## run A
## APB_Slave
module APB_Slave#( parameter DWIDTH = 32, AWIDTH = 5)            
(   input                                      PCLK,             
    input                                   PRESETn,             
    input                                     PSELx,             
    input                                   PENABLE,             
    input                        [AWIDTH-1:0] PADDR,             
    input                                    PWRITE,             
    input                       [DWIDTH-1:0] PWDATA,             
    output reg                  [DWIDTH-1:0] PRDATA,             
    output                                   PREADY,             
    output                                   PSLVERR             
);  
    localparam                  [2:0] IDLE   = 3'b000;           
    localparam                  [2:0] READY  = 3'b001;           
    localparam                  [2:0] READ   = 3'b010;           
    localparam                  [2:0] WRITE  = 3'b011;           
    localparam                  [2:0] ERROR  = 3'b100;           
  ...
Size in the first run: about 1000 flip-flops, about 76 I/O pins, about 39000 um^2 of cells after synthesis.
Settings: LEC_CHECK=0, CAP_MARGIN=20, CORE_MARGIN=2, CORE_UTILIZATION=40, SLEW_MARGIN=20; clock period 5.45 ns.
run.sh (not shown) runs the stock make flow with config.mk's settings and CLKGATE_MAP_FILE=.
For run B, these inputs were changed with respect to run A:
Settings: changing SLEW_MARGIN from 20 to 30; setting ABC_AREA to 1 for the first time; setting GPL_TIMING_DRIVEN to 0 for the first time; setting PLACE_DENSITY_LB_ADDON to 0.24 for the first time; changing CORE_UTILIZATION from 40 to 37; setting CTS_CLUSTER_SIZE to 46 for the first time; setting CORE_ASPECT_RATIO to 0.52 for the first time; setting SETUP_SLACK_MARGIN to 0.27 for the first time; setting CELL_PAD_IN_SITES_GLOBAL_PLACEMENT to 2 for the first time; setting CELL_PAD_IN_SITES_DETAIL_PLACEMENT to 1 for the first time; setting MAX_ROUTING_LAYER to met4 for the first time; changing the clock period (ns, I/O delays scaled along) from 5.45 to 7.5.
Results
Between run A and run B, logic gate share of total power increased. Going from run A to run B, final-layout fill cell count now sits higher; aggregate routed wire length now sits higher; total power now sits lower; net switching power now sits lower; clock buffer count from CTS now sits lower. Delta (run B minus run A): design area went up about 10%, worst setup margin went up 0.088 ns, clock buffer count went down 4. Diff run A -> run B: synthesized netlist cell count saw an increase; count of port buffers added during placement saw a decrease.
> inputs changed (run B -> run C)
Settings: CTS_CLUSTER_DIAMETER: unset -> 355; CTS_CLUSTER_SIZE: 46 -> 14; MAX_ROUTING_LAYER: met4 -> unset; CELL_PAD_IN_SITES_GLOBAL_PLACEMENT: 2 -> unset; CELL_PAD_IN_SITES_DETAIL_PLACEMENT: 1 -> unset; SETUP_SLACK_MARGIN: 0.27 -> unset; PLACE_DENSITY_LB_ADDON: 0.24 -> 0.02; GPL_TIMING_DRIVEN: 0 -> unset; GPL_ROUTABILITY_DRIVEN: unset -> 0; CORE_ASPECT_RATIO: 0.52 -> 0.93; ABC_AREA: 1 -> unset; CORE_UTILIZATION: 37 -> 72; SLEW_MARGIN: 30 -> 20; CAP_MARGIN: 20 -> 0; the clock period (ns, I/O delays scaled along): 7.5 -> 3.05.
==> results <==
Although run C finished all stages, its layout failed final checks on negative setup slack.
The proportion of power drawn by the clock network of run C falls short of that of run B by 5.9 points.
Against run B, routed wire length in run C fell by more than a quarter.
Compared with run B, run C shows number of antenna violations at the first check in global routing lower by 13.
Of the two values seen for endpoint of the most critical setup path, PRDATA[16] was produced by run C and PRDATA[14] by run B.
Instance tally after logic synthesis was higher in the run labelled run B.
Relative to run C, the following input files were edited for run D:
Settings: GPL_ROUTABILITY_DRIVEN no longer set, was 0; PLACE_DENSITY_LB_ADDON no longer set, was 0.02; CTS_CLUSTER_DIAMETER no longer set, was 355; CTS_CLUSTER_SIZE no longer set, was 14; SETUP_SLACK_MARGIN now 1.06, previously not set; CAP_MARGIN now 20, was 0; CORE_ASPECT_RATIO no longer set, was 0.93; CORE_UTILIZATION now 68, was 72; the clock period (ns, I/O delays scaled along) now 3.64, was 3.05.
==> comparison <==
Across run D and run C, a clean result was obtained everywhere but in run C. In run C the implementation completed, yet the final layout does not meet the checks, the culprit being negative setup slack. Run D — internal portion of total power 9.5% lower, run C as reference. Comparing run D and run C, count of plain and timing-repair buffers is higher on run C. In the flow results for run D and run C, the post-layout period usage of the worst path is smaller on run D. For the flip-flop and latch share of the layout cell area, run D came in 0.61 points lower than run C did.
Relative to run D, the following input files were edited for run E:
Settings: setting TNS_END_PERCENT to 80 for the first time; changing CORE_UTILIZATION from 68 to 72; setting CTS_CLUSTER_SIZE to 19 for the first time; setting CORE_ASPECT_RATIO to 0.89 for the first time; changing SETUP_SLACK_MARGIN from 1.06 to 0.87; setting CTS_CLUSTER_DIAMETER to 328 for the first time; setting PLACE_DENSITY_LB_ADDON to 0.04 for the first time; changing CAP_MARGIN from 20 to 40; changing the clock period (ns, I/O delays scaled along) from 3.64 to 3.03.
==> comparison <==
Run E completed end to end; final checks failed (negative setup slack).
For the share of total power consumed by net switching, run E came in 0.45 points higher than run D did.
On number of clock buffers inserted by TritonCTS: run E sits below run D.
Run E ends up with a combinational gate area that is 5.7% higher than in run D.
Of the two candidates, run D has the better final worst clock skew and run E the worse one.
Taking run D over run E, the die size ratio works out to 1.06.
The run showing the greater share of the clock period used by the worst path after layout is run E.

---

Starting RTL as in the previous note.
==> flow/design.v (excerpt) <==
module APB_Slave#( parameter DWIDTH = 32, AWIDTH = 5)            
(   input                                      PCLK,             
    input                                   PRESETn,             
    input                                     PSELx,             
    input                                   PENABLE,             
    input                        [AWIDTH-1:0] PADDR,             
    input                                    PWRITE,             
    input                       [DWIDTH-1:0] PWDATA,             
    output reg                  [DWIDTH-1:0] PRDATA,             
    output                                   PREADY,             
    output                                   PSLVERR             
);
clock: 3.03 ns
lec_check: 0
cap_margin: 20
core_margin: 2
core_utilization: 72
cts_cluster_diameter: 227
slew_margin: 20
The starting point completed, yet does not pass: setup timing.
Edit:
ABC_AREA = 1   (was default)
CELL_PAD_IN_SITES_DETAIL_PLACEMENT = 1   (was default)
CELL_PAD_IN_SITES_GLOBAL_PLACEMENT = 2   (was default)
CORE_ASPECT_RATIO = 1.49   (was default)
CORE_UTILIZATION = 37   (was 72)
CTS_CLUSTER_DIAMETER = default   (was 227)
CTS_CLUSTER_SIZE = 46   (was default)
GPL_TIMING_DRIVEN = 0   (was default)
MAX_ROUTING_LAYER = met4   (was default)
PLACE_DENSITY_LB_ADDON = 0.24   (was default)
SETUP_SLACK_MARGIN = 0.27   (was default)
SLEW_MARGIN = 30   (was 20)
TNS_END_PERCENT = 30   (was default)
clock period = 5.57 ns   (was 3.03 ns; I/O delays follow)
After rerunning:
- Now the flow passed the timing, design-rule and antenna checks
- core utilization falls by 45 points
- total power fell by 42%
- combinational power falls by about 35%
- worst setup slack is better by 460 ps
- wire length increases by about 33%
- register-to-register slack is better by 1900 ps
- via count grows by about 26%
Edit:
ABC_AREA = default   (was 1)
CELL_PAD_IN_SITES_DETAIL_PLACEMENT = default   (was 1)
CORE_ASPECT_RATIO = default   (was 1.49)
CORE_UTILIZATION = 40   (was 37)
CTS_CLUSTER_DIAMETER = 230   (was default)
CTS_CLUSTER_SIZE = default   (was 46)
GPL_ROUTABILITY_DRIVEN = 0   (was default)
GPL_TIMING_DRIVEN = default   (was 0)
HOLD_SLACK_MARGIN = 0.07   (was default)
MAX_ROUTING_LAYER = default   (was met4)
MIN_ROUTING_LAYER = met2   (was default)
PLACE_DENSITY_LB_ADDON = default   (was 0.24)
SETUP_SLACK_MARGIN = default   (was 0.27)
SLEW_MARGIN = 20   (was 30)
TNS_END_PERCENT = default   (was 30)
clock period = 5.5 ns   (was 5.57 ns; I/O delays follow)
Effect:
- The new run ran to the end with no violations
- via count goes down by a little under a tenth
- sequential power grows slightly
- combinational power shrinks by a quarter to a third
- global-route usage rises by 7.0 points
- worst setup slack degrades by 140 ps
- count of clock-buffer cells in the layout rises by 12
Edit:
CELL_PAD_IN_SITES_GLOBAL_PLACEMENT = default   (was 2)
CORE_UTILIZATION = 70   (was 40)
CTS_CLUSTER_DIAMETER = default   (was 230)
CTS_CLUSTER_SIZE = 41   (was default)
GPL_ROUTABILITY_DRIVEN = default   (was 0)
HOLD_SLACK_MARGIN = default   (was 0.07)
MIN_ROUTING_LAYER = default   (was met2)
PLACE_DENSITY_LB_ADDON = 0.0   (was default)
SETUP_SLACK_MARGIN = 0.86   (was default)
clock period = 3.05 ns   (was 5.5 ns; I/O delays follow)
With this change the flow finished but failed the layout checks on setup timing.
Final area rose by 10%.
Area after synthesis is unchanged.
Wire length rose by about 15%.
Utilization rose by 45 points.
Cell count fell by 8.5%.
Setup slack loses 380 ps.
Edit:
CAP_MARGIN = 40   (was 20)
CORE_UTILIZATION = 72   (was 70)
CTS_CLUSTER_SIZE = 17   (was 41)
SETUP_SLACK_MARGIN = -0.21   (was 0.86)
clock period = 3.09 ns   (was 3.05 ns; I/O delays follow)
The changed run completed, yet does not pass: setup timing.
Global-route usage goes down by 2.8 points.
Die size goes down by 2.7%.
Hold slack is worse by 9.8 ps.
Power is lower by 4.3%.
Clock-buffer cell count came out lower by 3.
Clock skew came out higher by 5.2 ps.
Area after synthesis does not change.
Clock power goes down by about 6%.
Routed wire length shrinks by 21%.
Edit:
ABC_AREA = 0   (was default)
CAP_MARGIN = 20   (was 40)
CELL_PAD_IN_SITES_DETAIL_PLACEMENT = 0   (was default)
CORE_ASPECT_RATIO = 0.52   (was default)
CTS_CLUSTER_SIZE = 46   (was 17)
GPL_TIMING_DRIVEN = 1   (was default)
MAX_ROUTING_LAYER = met4   (was default)
PLACE_DENSITY_LB_ADDON = 0.03   (was 0.0)
SETUP_SLACK_MARGIN = 0.9   (was -0.21)
clock period = 3.03 ns   (was 3.09 ns; I/O delays follow)
What happened:
- The changed run produced a layout that fails on setup timing
- combinational power came out higher by 23%
- die size stays flat
- worst hold slack is better by 42 ps
- area after synthesis is unchanged
- power came out higher by 1.5%
- sequential share of layout area came out lower by 3.1 points
- worst setup slack is worse by 8.9 ps
- via count came out higher by 15%
- final area came out higher by 5.0%
- register-to-register slack is worse by 370 ps
- routed wire length came out higher by 32%
Power figures rest on the tool's default switching activity, not on a simulated workload.
